==> 05-06: inputs <==
==> flow/design.v <==
module ANDarray (regDst, ALUSrc, memToReg, regWrite, memRead, memWrite, branch, ALUOp1, ALUOp2, op);
	input[5:0] op;
	output regDst, ALUSrc, memToReg, regWrite, memRead, memWrite, branch, ALUOp1, ALUOp2;
	wire Rformat, lw, sw, beq;
	assign Rformat = (~op[0]) & (~op[1]) & (~op[2]) & (~op[3]) & (~op[4]) & (~op[5]), lw = (op[0]) & (op[1]) & (~op[2]) & (~op[3]) & (~op[4]) & (op[5]), sw = (op[0]) & (op[1]) & (~op[2]) & (op[3]) & (~op[4]) & (op[5]), beq = (~op[0]) & (~op[1]) & (op[2]) & (~op[3]) & (~op[4]) & (~op[5]);
	assign regDst = Rformat;
	assign ALUSrc = lw | sw;
	assign memToReg =  lw;
	assign regWrite = Rformat | lw;
	assign memRead = lw;
	assign memWrite = sw;
	assign branch = beq;
	assign ALUOp1 = Rformat;
	assign ALUOp2 = beq;
endmodule
module ALUControl(operation, ALUOp, ff);
	input[1:0] ALUOp;
	input [5:0] ff;
	output [2:0] operation;
	wire w0, w1, w2, w3;
	assign w0 = ff[0] | ff[3];
	assign operation[0] = ALUOp[1] & w0;
	assign w1 = ~ff[2];
	assign w2 = ~ALUOp[1];
	assign operation[1] = w2 | w1;
	assign w3 = ff[1] & ALUOp[1];
	assign operation[2] = w3 | ALUOp[0];
endmodule
module ALU32Bit(zero, carryOut, result, a, b, op);
	input [31:0] a, b;
	input [2:0] op;
	output reg [31:0] result;
	output zero, carryOut;
	reg carryOut;
	assign zero = (result == 0) ? 1 : 0;
	always @(a or b or op)
	begin
		carryOut = 1'b0;
		case(op)
			0: result = a & b;
			1: result = a | b;
			2: {carryOut, result[31:0]} = a + b;
			6: {carryOut, result[31:0]} = a - b;
			7: result = a < b ? 1 : 0;
			default: result = 0;
		endcase
	end
endmodule
module ALUUnit(clock, ALUOp, funct, a, b, result, zero, carryOut);
	input clock;
	input [1:0] ALUOp;
	input [5:0] funct;
	input [31:0] a, b;
	output reg [31:0] result;
	output reg zero, carryOut;
	reg [1:0] aluOpQ;
	reg [5:0] functQ;
	reg [31:0] aQ, bQ;
	wire [2:0] operation;
	wire [31:0] aluResult;
	wire aluZero, aluCarry;
	ALUControl ctl(operation, aluOpQ, functQ);
	ALU32Bit alu(aluZero, aluCarry, aluResult, aQ, bQ, operation);
	always @(posedge clock)
	begin
		aluOpQ <= ALUOp;
		functQ <= funct;
		aQ <= a;
		bQ <= b;
		result <= aluResult;
		zero <= aluZero;
		if (operation == 3'd2 || operation == 3'd6)
			carryOut <= aluCarry;
	end
endmodule
==> flow/run.sh <==
#!/bin/bash
# the make line also repeats each setting of config.mk as NAME=value (left out here)
make -C /OpenROAD-flow-scripts/flow DESIGN_CONFIG=/design/flow/config.mk WORK_HOME=/design/flow/orfs CLKGATE_MAP_FILE= finish
==> flow/config.mk <==
export PLATFORM = sky130hd
export DESIGN_NAME = ALUUnit
export DESIGN_NICKNAME = ALUUnit
export VERILOG_FILES = /design/flow/design.v
export SDC_FILE = /design/flow/constraint.sdc
export NUM_CORES = 4
export LEC_CHECK = 0
export CAP_MARGIN = 5
export CELL_PAD_IN_SITES_DETAIL_PLACEMENT = 0
export CELL_PAD_IN_SITES_GLOBAL_PLACEMENT = 0
export CORE_ASPECT_RATIO = 1.22
export CORE_MARGIN = 5
export CORE_UTILIZATION = 26
export CTS_CLUSTER_DIAMETER = 104
export CTS_CLUSTER_SIZE = 33
export GPL_TIMING_DRIVEN = 0
export HOLD_SLACK_MARGIN = -0.02
export MAX_ROUTING_LAYER = met4
export SLEW_MARGIN = 5
==> flow/constraint.sdc <==
create_clock -name core_clock -period 5.43 [get_ports {clock}]
set_input_delay 1.0860 -clock core_clock [delete_from_list [all_inputs] [get_ports {clock}]]
set_output_delay 1.0860 -clock core_clock [all_outputs]
set_load 0.01 [all_outputs]
==> inputs of 01-14, as changes to 05-06 <==
Settings changed: CAP_MARGIN 5 to 20, CELL_PAD_IN_SITES_DETAIL_PLACEMENT 0 to unset, CELL_PAD_IN_SITES_GLOBAL_PLACEMENT 0 to unset, CORE_ASPECT_RATIO 1.22 to 0.5, CORE_MARGIN 5 to 2, CORE_UTILIZATION 26 to 49, CTS_CLUSTER_DIAMETER 104 to 378, CTS_CLUSTER_SIZE 33 to 91, GPL_TIMING_DRIVEN 0 to unset, HOLD_SLACK_MARGIN -0.02 to unset, PLACE_DENSITY_LB_ADDON set to 0.06, SETUP_SLACK_MARGIN set to -0.3, SLEW_MARGIN 5 to 20, TNS_END_PERCENT set to 5.
==> flow/constraint.sdc (replaced) <==
create_clock -name core_clock -period 5.0 [get_ports {clock}]
set_input_delay 1.0000 -clock core_clock [delete_from_list [all_inputs] [get_ports {clock}]]
set_output_delay 1.0000 -clock core_clock [all_outputs]
set_load 0.01 [all_outputs]
==> results.yml <==
# physical design summary
floorplan:
  num_rows: 67
global_route:
  grt_util_met2: 0.274
  grt_max_degree: 16
status:
  status: "complete, no violations"
sta:
  max_freq_mhz: 219
That was 05-06.
==> results.yml <==
# physical design summary
sta:
  max_freq_mhz: 226
floorplan:
  num_rows: 31
cells_and_area:
  area_growth_pct: 20.6
status:
  status: "complete, no violations"
global_route:
  grt_max_degree: 31
pwr:
  maxPowerGroup: "sequential cells"
That was 01-14.


==> inputs of run a <==
// ALUUnit: RTL as listed in full above, without the edits since
make LEC_CHECK=0 ABC_AREA=0 CAP_MARGIN=0 CELL_PAD_IN_SITES_DETAIL_PLACEMENT=1 CELL_PAD_IN_SITES_GLOBAL_PLACEMENT=2 CORE_ASPECT_RATIO=0.95 CORE_MARGIN=7 CORE_UTILIZATION=37 CTS_CLUSTER_DIAMETER=192 GPL_ROUTABILITY_DRIVEN=0 GPL_TIMING_DRIVEN=0 MAX_ROUTING_LAYER=met4 MIN_ROUTING_LAYER=met1 PLACE_DENSITY_LB_ADDON=0.13 SLEW_MARGIN=20 TNS_END_PERCENT=95 finish   # period 6.93 ns
run.sh (not shown) runs the stock make flow with config.mk's settings and CLKGATE_MAP_FILE=.
==> inputs of run b, as changes to run a <==
Settings changed: ABC_AREA 0 to default, CAP_MARGIN 0 to 20, CELL_PAD_IN_SITES_DETAIL_PLACEMENT 1 to default, CELL_PAD_IN_SITES_GLOBAL_PLACEMENT 2 to default, CORE_ASPECT_RATIO 0.95 to default, CORE_MARGIN 7 to 2, CORE_UTILIZATION 37 to 57, CTS_CLUSTER_DIAMETER 192 to default, GPL_ROUTABILITY_DRIVEN 0 to default, GPL_TIMING_DRIVEN 0 to default, MAX_ROUTING_LAYER met4 to default, MIN_ROUTING_LAYER met1 to default, PLACE_DENSITY_LB_ADDON 0.13 to default, SETUP_SLACK_MARGIN from default to 0.94, TNS_END_PERCENT 95 to default.
==> flow/constraint.sdc (replaced) <==
create_clock -name core_clock -period 3.5 [get_ports {clock}]
set_input_delay 0.7000 -clock core_clock [delete_from_list [all_inputs] [get_ports {clock}]]
set_output_delay 0.7000 -clock core_clock [all_outputs]
set_load 0.01 [all_outputs]
==> inputs of run c, as changes to run a <==
Settings changed: ABC_AREA 0 to default, CAP_MARGIN 0 to 20, CELL_PAD_IN_SITES_DETAIL_PLACEMENT 1 to default, CELL_PAD_IN_SITES_GLOBAL_PLACEMENT 2 to default, CORE_ASPECT_RATIO 0.95 to default, CORE_MARGIN 7 to 2, CORE_UTILIZATION 37 to 66, CTS_CLUSTER_DIAMETER 192 to default, GPL_ROUTABILITY_DRIVEN 0 to default, GPL_TIMING_DRIVEN 0 to default, MAX_ROUTING_LAYER met4 to default, MIN_ROUTING_LAYER met1 to default, PLACE_DENSITY_LB_ADDON 0.13 to default, TNS_END_PERCENT 95 to default.
==> flow/constraint.sdc (replaced) <==
create_clock -name core_clock -period 4.36 [get_ports {clock}]
set_input_delay 0.8720 -clock core_clock [delete_from_list [all_inputs] [get_ports {clock}]]
set_output_delay 0.8720 -clock core_clock [all_outputs]
set_load 0.01 [all_outputs]
==> impl_metrics.tcl <==
# yosys + openroad results
set metrics [dict create \
    num_vias 8611 \
    so_faults "negative setup slack" \
    fin_nets 1272 \
    worstPathRequired_ns 3.79 \
    status "complete, but fails checks" \
    setup_viol_count_final 2 \
    r2r_setup_slack_ns -0.41 \
    holdPathEnd "aQ[10]" \
    wl_met1_um 11100 \
    switching_share_pct 35.4 \
    use_met1_pct 48.8 \
    cp.depth 16 \
    finalWorstSetupSlack_ns -0.413 \
]
# the run above: run b

==> impl_metrics.tcl <==
# yosys + openroad results
set metrics [dict create \
    finalWorstSetupSlack_ns 2.13 \
    wl_met1_um 12600 \
    use_met1_pct 30.8 \
    status "finished clean" \
    holdPathEnd "result[0]" \
    fin_nets 1172 \
]
# the run above: run a

==> impl_metrics.tcl <==
# yosys + openroad results
set metrics [dict create \
    worstPathRequired_ns 4.70 \
    cp.depth 14 \
    fin_nets 1149 \
    status "finished clean" \
    switching_share_pct 36.1 \
    holdPathEnd "result[0]" \
    num_vias 7555 \
    use_met1_pct 48.0 \
]
# the run above: run c



==> inputs of build 29 <==
RTL: the design.v shown in full above, as it stands there.
clock: 5.0 ns
lec_check: 0
cap_margin: 20
core_margin: 2
core_utilization: 40
slew_margin: 20
==> inputs of trial 74, as changes to build 29 <==
--- a/flow/config.mk
+++ b/flow/config.mk
@@ -6,6 +6,11 @@
 export NUM_CORES = 4
 export LEC_CHECK = 0
-export CAP_MARGIN = 20
+export ABC_AREA = 1
+export CAP_MARGIN = 0
 export CORE_MARGIN = 2
-export CORE_UTILIZATION = 40
+export CORE_UTILIZATION = 70
+export CTS_CLUSTER_DIAMETER = 351
+export CTS_CLUSTER_SIZE = 36
+export HOLD_SLACK_MARGIN = 0.29
+export SETUP_SLACK_MARGIN = 0.05
 export SLEW_MARGIN = 20
==> flow/constraint.sdc (replaced) <==
create_clock -name core_clock -period 2.42 [get_ports {clock}]
set_input_delay 0.4840 -clock core_clock [delete_from_list [all_inputs] [get_ports {clock}]]
set_output_delay 0.4840 -clock core_clock [all_outputs]
set_load 0.01 [all_outputs]
==> comparison <==
Build 29 completed with no timing, DRC or antenna violations. Trial 74 ended with an error in clock tree synthesis on DPL-0033. Of trial 74 and build 29, trial 74 has the higher synthesized cell count (gap 71%, measured against build 29). Of build 29 and trial 74, trial 74 has the higher area after synthesis (gap about 18%, measured against trial 74). Die area: trial 74 is smaller than build 29 (about 30%).
==> figures <==
                                                                                 trial 74                 build 29
Run status                                                         stopped before the end  complete, no violations
Last stage reached                                                   clock tree synthesis                        -
Core area                                                                       12520 um2                17900 um2
Synthesized netlist cell count                                                       1505                      882
Post-Syn Nets                                                                        1680                     1057
Instance area after placement                                                   11350 um2                 8494 um2
Number of standard cells reported by yosys                                           1505                      882
Fraction of post-synthesis cell area in the top cell type by area                  23.24%                   28.42%
Pre-CTS setup slack                                                             -443.9 ps                 809.8 ps
Initial Util                                                                       70.87%                   40.52%
Vertical die dimension                                                           116.6 um                 138.7 um
Routability Congestion                                                              1.108                   0.9599
No activity file was given, so power comes from the tool's default toggle rates.
